## run 1
// main
module main(clk, rst, mem_rdata, mem_addr, mem_wdata, mem_we);
clock: 4.69 ns
lec_check: 0
cap_margin: 0
cell_pad_in_sites_global_placement: 0
core_margin: 7
core_utilization: 71
cts_cluster_diameter: 54
cts_cluster_size: 38
max_routing_layer: met5
place_density: 0.68
setup_slack_margin: 0.82
slew_margin: 20
tns_end_percent: 85
run.sh (not shown) runs the stock make flow with config.mk's settings and CLKGATE_MAP_FILE=.
No final results exist for run 1, since it was stopped by error GRT-0116 during global routing.
Inputs modified between run 1 and run 2:
# run 1
export LEC_CHECK = 0
export CAP_MARGIN = 0
export CELL_PAD_IN_SITES_GLOBAL_PLACEMENT = 0
export CORE_MARGIN = 7
export CORE_UTILIZATION = 71
export CTS_CLUSTER_DIAMETER = 54
export CTS_CLUSTER_SIZE = 38
export MAX_ROUTING_LAYER = met5
export PLACE_DENSITY = 0.68
export SETUP_SLACK_MARGIN = 0.82
export SLEW_MARGIN = 20
export TNS_END_PERCENT = 85
create_clock -name core_clock -period 4.69 [get_ports {clk}]
# run 2
export LEC_CHECK = 0
export CAP_MARGIN = 20
export CORE_MARGIN = 2
export CORE_UTILIZATION = 33
export SLEW_MARGIN = 20
create_clock -name core_clock -period 8.07 [get_ports {clk}]
==> comparison <==
Run 2 completed; timing, DRC and antenna clean. Status: run 1 FAILED at global routing (tool error). Reported for run 2 and run 1, number of buffer cells added on primary ports turned out identical to the last digit. Synthesized netlist cell count: run 2 vs run 1 identical. On number of H-tree branching levels, run 2 and run 1 are basically level. Of run 2 and run 1, the higher vertical extent of the die belongs to run 2. Going from run 1 to run 2, sequential element share of the synthesized area essentially unchanged, die area increased about 80%, post-CTS repair timing setup buffer count decreased 16, horizontal extent of the die increased 34%. For the placed instance area, run 2 came in about 9% lower than run 1 did. Run 2 against run 1: count of instances resized after the clock tree is built -103, sum of net half-perimeters after detailed placement went down 1.7 mm.
Relative to run 2, the following input files were edited for run 3:
# run 2
export LEC_CHECK = 0
export CAP_MARGIN = 20
export CORE_MARGIN = 2
export CORE_UTILIZATION = 33
export SLEW_MARGIN = 20
create_clock -name core_clock -period 8.07 [get_ports {clk}]
# run 3
export LEC_CHECK = 0
export ABC_AREA = 1
export CAP_MARGIN = 20
export CORE_MARGIN = 2
export CORE_UTILIZATION = 62
export SLEW_MARGIN = 20
create_clock -name core_clock -period 3.92 [get_ports {clk}]
Run 2 and run 3: one clean run, run 2; the rest did not finish clean. The layout from run 3, despite a flow that completed every stage, fails the layout checks, with the failing checks listed as negative setup slack. Taking run 2 as the reference point, the slack of the critical path of run 3 falls by 1.27 ns. For run 3, the largest power group was combinational cells, unlike run 2, where it was sequential cells. Side by side, clock share of power turned out lower in run 3 than in run 2. Taking run 2 as the reference, in run 3 aggregate routed wire length went up, die area went down, register-to-register slack went down. Compared with run 2, run 3 shows a higher power in sequential cells. Core box area (run 3 vs. run 2) decreases by more than a quarter. Comparing run 2 and run 3, the lower final core area utilization was measured on run 2. For combinational gate count, dividing the value from run 2 by the value from run 3 gives 0.873. Compared with run 2, run 3 shows a synthesized cell count that is 296 higher. On post-synthesis instance area: between run 2 and run 3, it ends up lower for run 3.
Setup changes, run 3 to run 4
# run 3
export LEC_CHECK = 0
export ABC_AREA = 1
export CAP_MARGIN = 20
export CORE_MARGIN = 2
export CORE_UTILIZATION = 62
export SLEW_MARGIN = 20
create_clock -name core_clock -period 3.92 [get_ports {clk}]
# run 4
export LEC_CHECK = 0
export CAP_MARGIN = 20
export CORE_MARGIN = 2
export CORE_UTILIZATION = 68
export SETUP_SLACK_MARGIN = -0.31
export SLEW_MARGIN = 20
create_clock -name core_clock -period 4.75 [get_ports {clk}]
[summary]
[run 4] flow finished | final checks: failed | reasons: negative setup slack. Re power: run 3 was higher than run 4. Run 4 ended with more adder-cell share of the synthesized area than run 3. Going from run 3 to run 4, fraction of synthesized cell area in xor and xnor cells barely changed; number of detailed-route iterations in the first pass went up 7; overall track demand over capacity in global routing higher; number of non-clock buffers fell 56.
--- input diff run 4..run 5 ---
# run 4
export LEC_CHECK = 0
export CAP_MARGIN = 20
export CORE_MARGIN = 2
export CORE_UTILIZATION = 68
export SETUP_SLACK_MARGIN = -0.31
export SLEW_MARGIN = 20
create_clock -name core_clock -period 4.75 [get_ports {clk}]
# run 5
export LEC_CHECK = 0
export CAP_MARGIN = 20
export CORE_MARGIN = 2
export CORE_UTILIZATION = 40
export SETUP_SLACK_MARGIN = 1.4
export SLEW_MARGIN = 20
create_clock -name core_clock -period 5.5 [get_ports {clk}]
## What came out
Run 4: all stages done; final checks FAILED (negative setup slack). Run 5 ran to completion and came out clean on the timing, design-rule and antenna checks. On power in combinational cells: between run 4 and run 5, it ends up higher for run 4. Power share of the combinational group down 1.3 points in run 5 wrt run 4. Number of buffers inserted by post-CTS setup repair came out higher on run 5 than on run 4. | total of plain and repair buffers excluding clock buffers | lower: run 5 |. Taking run 4 as the reference, in run 5 share of cell area taken by flip-flops and latches decreased by 0.42 points relative to the old numbers, share of flip-flops with an asynchronous set or reset ~0 delta.
What run 6 does differently from run 5 at the input level:
# run 5
export LEC_CHECK = 0
export CAP_MARGIN = 20
export CORE_MARGIN = 2
export CORE_UTILIZATION = 40
export SETUP_SLACK_MARGIN = 1.4
export SLEW_MARGIN = 20
create_clock -name core_clock -period 5.5 [get_ports {clk}]
# run 6
export LEC_CHECK = 0
export ABC_AREA = 1
export CAP_MARGIN = 30
export CELL_PAD_IN_SITES_DETAIL_PLACEMENT = 2
export CORE_ASPECT_RATIO = 1.19
export CORE_MARGIN = 4
export CORE_UTILIZATION = 40
export CTS_CLUSTER_DIAMETER = 255
export CTS_CLUSTER_SIZE = 27
export GPL_ROUTABILITY_DRIVEN = 1
export GPL_TIMING_DRIVEN = 0
export HOLD_SLACK_MARGIN = 0.28
export SETUP_SLACK_MARGIN = 1.48
export SLEW_MARGIN = 0
create_clock -name core_clock -period 5.5 [get_ports {clk}]
--- outcome ---
- The final reports for run 6 and run 5 show post-placement setup slack lower in the former.
- In the reports for run 6 and run 5, the larger vertical extent of the die belongs to run 6.
- Global placer's final weighted congestion was lower in run 6 than in run 5.
- Going from run 5 to run 6, the HPWL reported at the end of detailed placement was found to have gone up by about 60%.
- Run status, run 6: aborted in clock tree synthesis, error DPL-0033
- Run 5 did not stop at any stage, and its layout met the timing, design-rule and antenna checks.
- Min core area across run 6 and run 5: run 6
- Compared with run 5, post-synthesis cell count in run 6 increased by more than 10%.
- Diff run 5 -> run 6: area share of and-or/or-and cells after synthesis lower, post-synthesis instance area went down by about 1.3%.
- Summary of run 6 over run 5: tally of buffers added on design ports went down 1, die area went up 960 µm², count of cell types in the netlist went down 44%.

---

job 8322:
main again, from the RTL that the note above started with.
make LEC_CHECK=0 CAP_MARGIN=0 CELL_PAD_IN_SITES_GLOBAL_PLACEMENT=0 CORE_MARGIN=2 CORE_UTILIZATION=72 CTS_CLUSTER_DIAMETER=96 MAX_ROUTING_LAYER=met5 SETUP_SLACK_MARGIN=-0.37 SLEW_MARGIN=20 TNS_END_PERCENT=85 finish   # period 6.1 ns
| job 8322 | all stages done | FAIL | negative setup slack |
Changes in job 8127 relative to job 8322:
- CORE_UTILIZATION now 67, was 72
- SETUP_SLACK_MARGIN now 0.82, was -0.37
- CTS_CLUSTER_DIAMETER now 54, was 96
- CORE_MARGIN now 7, was 2
- the clock period (ns, I/O delays scaled along) now 4.69, was 6.1
==> results <==
The sequential area share after synthesis on job 8127 is in line with that on job 8322. Job 8127 vs job 8322, vertical extent of the die went up by about 12%. The flow ran to completion for all of job 8322 and job 8127 but job 8127, which stopped partway. Layout checks on job 8322: not met. Flow itself completed; violations: negative setup slack. Job 8127: it failed during 5_1_grt, and the tool reported GRT-0232. [job 8127 vs job 8322] count of buffers added by post-CTS timing repair for setup: higher in job 8127.
What job 8748 does differently from job 8127 at the input level:
- SETUP_SLACK_MARGIN removed (was 0.82)
- TNS_END_PERCENT removed (was 85)
- CAP_MARGIN changed from 0 to 20
- CORE_UTILIZATION changed from 67 to 40
- CELL_PAD_IN_SITES_GLOBAL_PLACEMENT removed (was 0)
- CORE_MARGIN changed from 7 to 2
- MAX_ROUTING_LAYER removed (was met5)
- CTS_CLUSTER_DIAMETER removed (was 54)
- the clock period (ns, I/O delays scaled along) changed from 4.69 to 5.5
Results
- Job 8748 completed end to end with timing, DRC and antenna clean.
- Compared with job 8127, job 8748 shows a higher die width.
- Job 8748 against job 8127: XOR/XNOR share of the synthesized area barely changed; post-cts repair resize count dropped 61.
- Looking at effective utilization at floorplan, job 8748 sits 28 points below job 8127.
- In the reports for job 8748 and job 8127, the smaller floorplan core area belongs to job 8127.
- Compared job 8127 against job 8748; count of library flops with an enable pin within noise.
- Taking job 8127 as the reference point, the number of cells after detailed placement of job 8748 rises by about 7.5%.
- Taking job 8748 over job 8127, the vertical extent of the die ratio works out to 1.19.
What job 6441 does differently from job 8748 at the input level:
- CORE_UTILIZATION: 40 -> 46
- ABC_AREA: unset -> 1
- CTS_CLUSTER_DIAMETER: unset -> 316
- PLACE_DENSITY: unset -> 0.38
- CTS_CLUSTER_SIZE: unset -> 98
- TNS_END_PERCENT: unset -> 10
[summary]
Job 6441 ended with more synthesized cell count than job 8748.
Arrival time reported for the critical path endpoint: job 8748 and job 6441 compared, higher one is job 8748
The cell area reported after detailed placement in job 6441 is 0.929 times that in job 8748.
Of job 8748 and job 6441, the run reporting the lower delay of the slowest cell on the worst path was job 6441.
Routed wire in job 6441 totals less than in job 8748.
Higher power after layout goes to job 8748 over job 6441.
On logic gate fraction of the total cell area: between job 8748 and job 6441, it ends up lower for job 6441.
From job 8748 to job 6441 the numbers moved as follows: xor and xnor fraction of the mapped netlist area shows no meaningful change; post-layout worst setup margin shows an increase of 0.054 ns.

---

build 52:
main again, from the RTL that the note above started with.
Settings: LEC_CHECK=0, CAP_MARGIN=20, CORE_MARGIN=2, CORE_UTILIZATION=56, SETUP_SLACK_MARGIN=-0.27, SLEW_MARGIN=20; clock period 3.76 ns.
Build 52 had finished all stages when the layout checks came back failing, citing negative setup slack.
Inputs modified between build 52 and build 91:
- removing SETUP_SLACK_MARGIN (formerly -0.27)
- setting ABC_AREA to 1 for the first time
- changing CORE_UTILIZATION from 56 to 72
- changing the clock period (ns, I/O delays scaled along) from 3.76 to 8.07
==> comparison <==
Relative to build 52, the total length of routed wires measured on build 91 has decreased by more than 10%.
Build 52 -> build 91: layout clock buffer count flat
Number of ordinary inverters in the final layout: build 91 > build 52
Of build 91 and build 52, the higher cell count of the worst hold path belongs to build 91.
Post-layout instance count excluding filler cells went down slightly going from build 52 to build 91.
Of build 91 and build 52, it is build 91 that has the lower non-clock buffer count.
Between build 52 and build 91, the flow reports power decreasing by more than half.
Build 91 did not stop at any stage, and its layout met the timing, design-rule and antenna checks.
Taking build 52 over build 91, the die area ratio works out to 1.3.
--- input diff build 91..build 15 ---
- clearing ABC_AREA, which used to be 1
- swapping 72 for 58 in CORE_UTILIZATION
- swapping 8.07 for 2.89 in the clock period (ns, I/O delays scaled along)
Notes after the runs:
- Complete run, failing final checks: build 15, reason negative setup slack.
- Build 15 against build 91; leakage component of the power is up by more than 10%.
- Build 15 vs build 91: design area up in build 15
- Build 15: wire length on met1 about 21% above build 91
- Taking build 91 as 1.0, build 15 lands at 1.2 on full die area.
- Higher worst path setup slack after routing goes to build 91 over build 15.
- Going from build 91 to build 15, worst slew margin relative to its limit up 20 points, pre-CTS setup slack down 3.17 ns, overall power up 4.5 mW.

---

main again, from the RTL that the note above started with.
clock: 6.74 ns
lec_check: 0
cap_margin: 0
cell_pad_in_sites_global_placement: 1
core_margin: 7
core_utilization: 41
cts_cluster_size: 82
max_routing_layer: met4
setup_slack_margin: -0.61
slew_margin: 40
tns_end_percent: 85
The first run finished clean.
Rerun with:
CAP_MARGIN = 20   (was 0)
CELL_PAD_IN_SITES_GLOBAL_PLACEMENT = not set   (was 1)
CORE_MARGIN = 2   (was 7)
CORE_UTILIZATION = 40   (was 41)
CTS_CLUSTER_SIZE = not set   (was 82)
MAX_ROUTING_LAYER = not set   (was met4)
SETUP_SLACK_MARGIN = not set   (was -0.61)
SLEW_MARGIN = 20   (was 40)
TNS_END_PERCENT = not set   (was 85)
clock period = 5.48 ns   (was 6.74 ns; I/O delays follow)
Synthesized area is unchanged.
Wire length came out lower by 5.9%.
Sequential share of layout area drops by 2.1 points.
Setup slack gets worse by 92 ps.
Via count rose by 4.6%.
Rerun with:
CTS_CLUSTER_DIAMETER = 316   (was not set)
CTS_CLUSTER_SIZE = 98   (was not set)
PLACE_DENSITY = 0.38   (was not set)
clock period = 5.5 ns   (was 5.48 ns; I/O delays follow)
Result: Clock power stays flat. Setup slack improved by 37 ps. Utilization decreases by 0.81 points. Final area shrinks by 1.6%.
Rerun with:
ABC_AREA = 0   (was not set)
CORE_ASPECT_RATIO = 1.97   (was not set)
CORE_UTILIZATION = 46   (was 40)
TNS_END_PERCENT = 10   (was not set)
Result: Fmax shrinks by about 0.45%; synthesized area does not change; setup slack gets worse by 24 ps; wire length rises by about 6%; global-route usage came out higher by 6.2 points; non-clock buffer count rose by 22; clock-buffer cell count went up by 5.
Rerun with:
ABC_AREA = 1   (was 0)
CORE_ASPECT_RATIO = not set   (was 1.97)
CORE_MARGIN = 8   (was 2)
CORE_UTILIZATION = 40   (was 46)
CTS_CLUSTER_DIAMETER = 335   (was 316)
CTS_CLUSTER_SIZE = not set   (was 98)
GPL_ROUTABILITY_DRIVEN = 0   (was not set)
PLACE_DENSITY = not set   (was 0.38)
SETUP_SLACK_MARGIN = 1.48   (was not set)
TNS_END_PERCENT = not set   (was 10)
What happened: The new run produced a clean layout. Global-route usage is lower by 13 points. Wire length is lower by roughly a tenth. Register-to-register slack loses 220 ps. Synthesized area decreases slightly. Worst hold slack loses 44 ps. Count of clock-buffer cells in the layout drops by 1. Core utilization drops by 5.9 points. Critical path depth increases by 7. Via count grows by a few percent.

---

Starting RTL as in the previous note.
export LEC_CHECK = 0
export ABC_AREA = 1
export CAP_MARGIN = 20
export CORE_MARGIN = 2
export CORE_UTILIZATION = 72
export CTS_CLUSTER_SIZE = 100
export SLEW_MARGIN = 20
create_clock -name core_clock -period 4.93 [get_ports {clk}]
The baseline completed, yet does not pass: negative setup slack.
Rerun with:
CORE_UTILIZATION = 66   (was 72)
CTS_CLUSTER_SIZE = 99   (was 100)
clock period = 3.93 ns   (was 4.93 ns; I/O delays follow)
Result: This time the run ended with an error in 5_1_grt with GRT-0116; area after synthesis does not change; die size grows by about 9%; synthesized cell count stays the same.
Rerun with:
CORE_UTILIZATION = 40   (was 66)
CTS_CLUSTER_SIZE = not set   (was 99)
SETUP_SLACK_MARGIN = 1.48   (was not set)
clock period = 5.5 ns   (was 3.93 ns; I/O delays follow)
Outcome: Now the flow finished clean; area after synthesis does not change; die size rose by 63%; synthesized cell count is unchanged.

---

P:
main again, from the RTL that the note above started with.
Settings: LEC_CHECK=0, ABC_AREA=1, CAP_MARGIN=20, CORE_ASPECT_RATIO=1.9, CORE_MARGIN=8, CORE_UTILIZATION=46, CTS_CLUSTER_DIAMETER=316, CTS_CLUSTER_SIZE=98, PLACE_DENSITY=0.38, SLEW_MARGIN=20, TNS_END_PERCENT=100; clock period 5.5 ns.
P went all the way through synthesis, placement and routing and the layout is clean on timing, DRC and antenna.
#### Input delta (Q over P)
Settings: CORE_ASPECT_RATIO removed (was 1.9); SETUP_SLACK_MARGIN newly set to 0.43; CTS_CLUSTER_SIZE removed (was 98); CTS_CLUSTER_DIAMETER removed (was 316); TNS_END_PERCENT removed (was 100); CORE_UTILIZATION changed from 46 to 72; CORE_MARGIN changed from 8 to 2; the clock period (ns, I/O delays scaled along) changed from 5.5 to 4.96.
==> comparison <==
- Taking P as the reference, in Q chip area estimate from yosys synthesis has remained practically unchanged, share of the core filled by cells before placement went up.
- Against P, Q comes in about 4.6% lower on number of instances in the placed design.
- Status(Q) = ERROR, stage = 5_1_grt
- Changes observed in Q relative to P: full die area lower, area of the core region lower.
- Delta (Q minus P): height of the chip -94 um; half-perimeter wire length of the detailed placement result -about 24%.
## Diff of input files: R against Q
Settings: PLACE_DENSITY: 0.38 -> unset; CORE_UTILIZATION: 72 -> 56; ABC_AREA: 1 -> unset; SETUP_SLACK_MARGIN: 0.43 -> 0.9; the clock period (ns, I/O delays scaled along): 4.96 -> 3.28.
--- outcome ---
- Although it ran to completion, R produced a layout that fails the final checks because of setup timing.
- Going from Q to R, the post-synth area from yosys stat was found to have gone up by 120 sq um.
- R ends up with a number of cells in the yosys synthesis report that is 296 lower than in Q.
- Per the comparison of R with Q, area fraction in mux cells went up by 7.1 points, combined area of all synthesized cells shows an increase of about 1.3%.
- The die of R is larger than the one used in Q.
- As of R, overall die height had risen by more than 10% compared to Q.
The following lists how S was set up differently from R:
Settings: SETUP_SLACK_MARGIN: 0.9 -> -0.27; CORE_UTILIZATION: 56 -> 64; the clock period (ns, I/O delays scaled along): 3.28 -> 3.76.
## What came out
The layout from R, despite a flow that completed every stage, fails the layout checks, with the failing checks listed as setup timing. The flow ended early for S: it failed with a tool error in 5_1_grt. Diff R -> S: chip area -about 12%, fraction of the core area occupied by cells at floorplan +8.1 points, post-synthesis cell type count ~0 delta, post-placement cell area -about 3.4%, proportion of synthesized chip area in sequential cells ~0 delta. S against R: fraction of registers with async set/reset did not really move, number of buffers inserted by post-CTS setup repair increased 3, adder-cell area share of the yosys netlist stayed essentially flat.
Power figures rest on the tool's default switching activity, not on a simulated workload.
